==> lagoon <==
==> flow/design.v <==
module fft_4pt #(
    parameter DATA_WIDTH = 16
) (
    input clk,
    input rst_n,
    input data_valid_in,
    input  signed [DATA_WIDTH-1:0] x0_r,
    input  signed [DATA_WIDTH-1:0] x0_i,
    input  signed [DATA_WIDTH-1:0] x1_r,
    input  signed [DATA_WIDTH-1:0] x1_i,
    input  signed [DATA_WIDTH-1:0] x2_r,
    input  signed [DATA_WIDTH-1:0] x2_i,
    input  signed [DATA_WIDTH-1:0] x3_r,
    input  signed [DATA_WIDTH-1:0] x3_i,
    output data_valid_out,
    output signed [DATA_WIDTH+1:0] X0_r,
    output signed [DATA_WIDTH+1:0] X0_i,
    output signed [DATA_WIDTH+1:0] X1_r,
    output signed [DATA_WIDTH+1:0] X1_i,
    output signed [DATA_WIDTH+1:0] X2_r,
    output signed [DATA_WIDTH+1:0] X2_i,
    output signed [DATA_WIDTH+1:0] X3_r,
    output signed [DATA_WIDTH+1:0] X3_i
);
    localparam S1_WIDTH = DATA_WIDTH + 1;
    localparam S2_WIDTH = DATA_WIDTH + 2;
    reg signed [DATA_WIDTH-1:0] x0_r_reg, x0_i_reg;
    reg signed [DATA_WIDTH-1:0] x2_r_reg, x2_i_reg;
    reg signed [DATA_WIDTH-1:0] x1_r_reg, x1_i_reg;
    reg signed [DATA_WIDTH-1:0] x3_r_reg, x3_i_reg;
    reg valid_s0;
    always @(posedge clk or negedge rst_n) begin
        if (!rst_n) begin
            x0_r_reg <= 0; x0_i_reg <= 0;
            x2_r_reg <= 0; x2_i_reg <= 0;
            x1_r_reg <= 0; x1_i_reg <= 0;
            x3_r_reg <= 0; x3_i_reg <= 0;
            valid_s0 <= 1'b0;
        end else begin
            x0_r_reg <= x0_r; x0_i_reg <= x0_i;
            x2_r_reg <= x2_r; x2_i_reg <= x2_i;
            x1_r_reg <= x1_r; x1_i_reg <= x1_i;
            x3_r_reg <= x3_r; x3_i_reg <= x3_i;
            valid_s0 <= data_valid_in;
        end
    end
    wire signed [S1_WIDTH-1:0] A_r, A_i, B_r, B_i;
    wire signed [S1_WIDTH-1:0] C_r, C_i, D_r, D_i;
    assign A_r = x0_r_reg + x2_r_reg;
    assign A_i = x0_i_reg + x2_i_reg;
    assign B_r = x0_r_reg - x2_r_reg;
    assign B_i = x0_i_reg - x2_i_reg;
    assign C_r = x1_r_reg + x3_r_reg;
    assign C_i = x1_i_reg + x3_i_reg;
    assign D_r = x1_r_reg - x3_r_reg;
    assign D_i = x1_i_reg - x3_i_reg;
    reg signed [S1_WIDTH-1:0] A_r_reg, A_i_reg, B_r_reg, B_i_reg;
    reg signed [S1_WIDTH-1:0] C_r_reg, C_i_reg, D_r_reg, D_i_reg;
    reg valid_s1;
    always @(posedge clk or negedge rst_n) begin
        if (!rst_n) begin
            A_r_reg <= 0; A_i_reg <= 0;
            B_r_reg <= 0; B_i_reg <= 0;
            C_r_reg <= 0; C_i_reg <= 0;
            D_r_reg <= 0; D_i_reg <= 0;
            valid_s1 <= 1'b0;
        end else begin
            A_r_reg <= A_r; A_i_reg <= A_i;
            B_r_reg <= B_r; B_i_reg <= B_i;
            C_r_reg <= C_r; C_i_reg <= C_i;
            D_r_reg <= D_r; D_i_reg <= D_i;
            valid_s1 <= valid_s0;
        end
    end
    wire signed [S2_WIDTH-1:0] X0_r_w, X0_i_w;
    wire signed [S2_WIDTH-1:0] X1_r_w, X1_i_w;
    wire signed [S2_WIDTH-1:0] X2_r_w, X2_i_w;
    wire signed [S2_WIDTH-1:0] X3_r_w, X3_i_w;
    assign X0_r_w = A_r_reg + C_r_reg;
    assign X0_i_w = A_i_reg + C_i_reg;
    assign X1_r_w = B_r_reg + D_i_reg;
    assign X1_i_w = B_i_reg - D_r_reg;
    assign X2_r_w = A_r_reg - C_r_reg;
    assign X2_i_w = A_i_reg - C_i_reg;
    assign X3_r_w = B_r_reg - D_i_reg;
    assign X3_i_w = B_i_reg + D_r_reg;
    reg signed [S2_WIDTH-1:0] X0_r_reg, X0_i_reg;
    reg signed [S2_WIDTH-1:0] X1_r_reg, X1_i_reg;
    reg signed [S2_WIDTH-1:0] X2_r_reg, X2_i_reg;
    reg signed [S2_WIDTH-1:0] X3_r_reg, X3_i_reg;
    reg valid_s2;
    always @(posedge clk or negedge rst_n) begin
        if (!rst_n) begin
            X0_r_reg <= 0; X0_i_reg <= 0;
            X1_r_reg <= 0; X1_i_reg <= 0;
            X2_r_reg <= 0; X2_i_reg <= 0;
            X3_r_reg <= 0; X3_i_reg <= 0;
            valid_s2 <= 1'b0;
        end else begin
            X0_r_reg <= X0_r_w; X0_i_reg <= X0_i_w;
            X1_r_reg <= X1_r_w; X1_i_reg <= X1_i_w;
            X2_r_reg <= X2_r_w; X2_i_reg <= X2_i_w;
            X3_r_reg <= X3_r_w; X3_i_reg <= X3_i_w;
            valid_s2 <= valid_s1;
        end
    end
    assign X0_r = X0_r_reg;
    assign X0_i = X0_i_reg;
    assign X1_r = X1_r_reg;
    assign X1_i = X1_i_reg;
    assign X2_r = X2_r_reg;
    assign X2_i = X2_i_reg;
    assign X3_r = X3_r_reg;
    assign X3_i = X3_i_reg;
    assign data_valid_out = valid_s2;
endmodule
==> flow/run.sh <==
#!/bin/bash
# the make line also repeats each setting of config.mk as NAME=value (left out here)
make -C /OpenROAD-flow-scripts/flow DESIGN_CONFIG=/design/flow/config.mk WORK_HOME=/design/flow/orfs CLKGATE_MAP_FILE= finish
==> flow/config.mk <==
export PLATFORM = sky130hd
export DESIGN_NAME = fft_4pt
export DESIGN_NICKNAME = fft_4pt
export VERILOG_FILES = /design/flow/design.v
export SDC_FILE = /design/flow/constraint.sdc
export NUM_CORES = 4
export LEC_CHECK = 0
export ABC_AREA = 1
export CAP_MARGIN = 0
export CORE_MARGIN = 2
export CORE_UTILIZATION = 72
export CTS_CLUSTER_DIAMETER = 187
export CTS_CLUSTER_SIZE = 15
export GPL_ROUTABILITY_DRIVEN = 0
export PLACE_DENSITY_LB_ADDON = 0.06
export SETUP_SLACK_MARGIN = 0.17
export SLEW_MARGIN = 20
==> flow/constraint.sdc <==
create_clock -name core_clock -period 0.569 [get_ports {clk}]
set_input_delay 0.1138 -clock core_clock [delete_from_list [all_inputs] [get_ports {clk}]]
set_output_delay 0.1138 -clock core_clock [all_outputs]
set_load 0.01 [all_outputs]
==> amber: changes against lagoon <==
==> flow/config.mk (replaced) <==
export PLATFORM = sky130hd
export DESIGN_NAME = fft_4pt
export DESIGN_NICKNAME = fft_4pt
export VERILOG_FILES = /design/flow/design.v
export SDC_FILE = /design/flow/constraint.sdc
export NUM_CORES = 4
export LEC_CHECK = 0
export ABC_AREA = 0
export CAP_MARGIN = 20
export CELL_PAD_IN_SITES_DETAIL_PLACEMENT = 0
export CORE_MARGIN = 2
export CORE_UTILIZATION = 66
export GPL_TIMING_DRIVEN = 1
export MAX_ROUTING_LAYER = met4
export MIN_ROUTING_LAYER = met1
export SETUP_SLACK_MARGIN = 0.32
export SLEW_MARGIN = 20
==> flow/constraint.sdc (replaced) <==
create_clock -name core_clock -period 2.31 [get_ports {clk}]
set_input_delay 0.4620 -clock core_clock [delete_from_list [all_inputs] [get_ports {clk}]]
set_output_delay 0.4620 -clock core_clock [all_outputs]
set_load 0.01 [all_outputs]
==> qor summary <==
| item | lagoon | amber |
|---|---|---|
| Status | stopped before the end | stopped before the end |
| Failing step | clock tree synthesis | global routing |
| Count of instantiated cells in the yosys netlist | 3276 | 2366 |
| Die Width | 193 microns | 193 microns |
| Area fraction in mux cells | 0% | 0.389% |
| Adders+Majority by Area | 14.2% | 15.4% |
| Area figure in the yosys stat output | 0.0256 sq mm | 0.0235 sq mm |
| Floorplan die height | 193 microns | 193 microns |
| Flip-flops with a built-in enable | 0 | 0 |
| Detailed placer's ending HPWL | 87800 microns | 50700 microns |
| Die area | 0.0371 sq mm | 0.0371 sq mm |
| Count of unique library cells instantiated by Yosys | 33 | 87 |
| Post-synthesis simple-gate area fraction | 24.8% | 11.6% |
| Core Density at Floorplan | 72.5% | 66.6% |
| Post-Synthesis Mean Instance Area | 7.82 sq um | 9.93 sq um |
| Fraction of post-synthesis cell area in the top cell type by area | 39.4% | 42.9% |
| Most frequent cell after synthesis | sky130_fd_sc_hd__nand2_1 | sky130_fd_sc_hd__dfrtp_1 |
| Num ports | 276 | 276 |
| Placed cell areas | 0.0337 sq mm | 0.0282 sq mm |
| Sequential cell area fraction in the yosys report | 39.4% | 42.9% |
| Gate count of the mapped netlist | 3276 | 2366 |
| Xor and xnor area share after synthesis | 4.79% | 7.08% |
| Worst setup slack before clock tree synthesis | -1.59 ns | -0.232 ns |
| Aoi/oai-family share of the synthesized area | 7.62% | 16.8% |
| Floorplan net count | 3687 | 2777 |
| Netlist Area Pre-Place | 0.0256 sq mm | 0.0235 sq mm |
| Number of instances in the placed design | 4458 | 3187 |
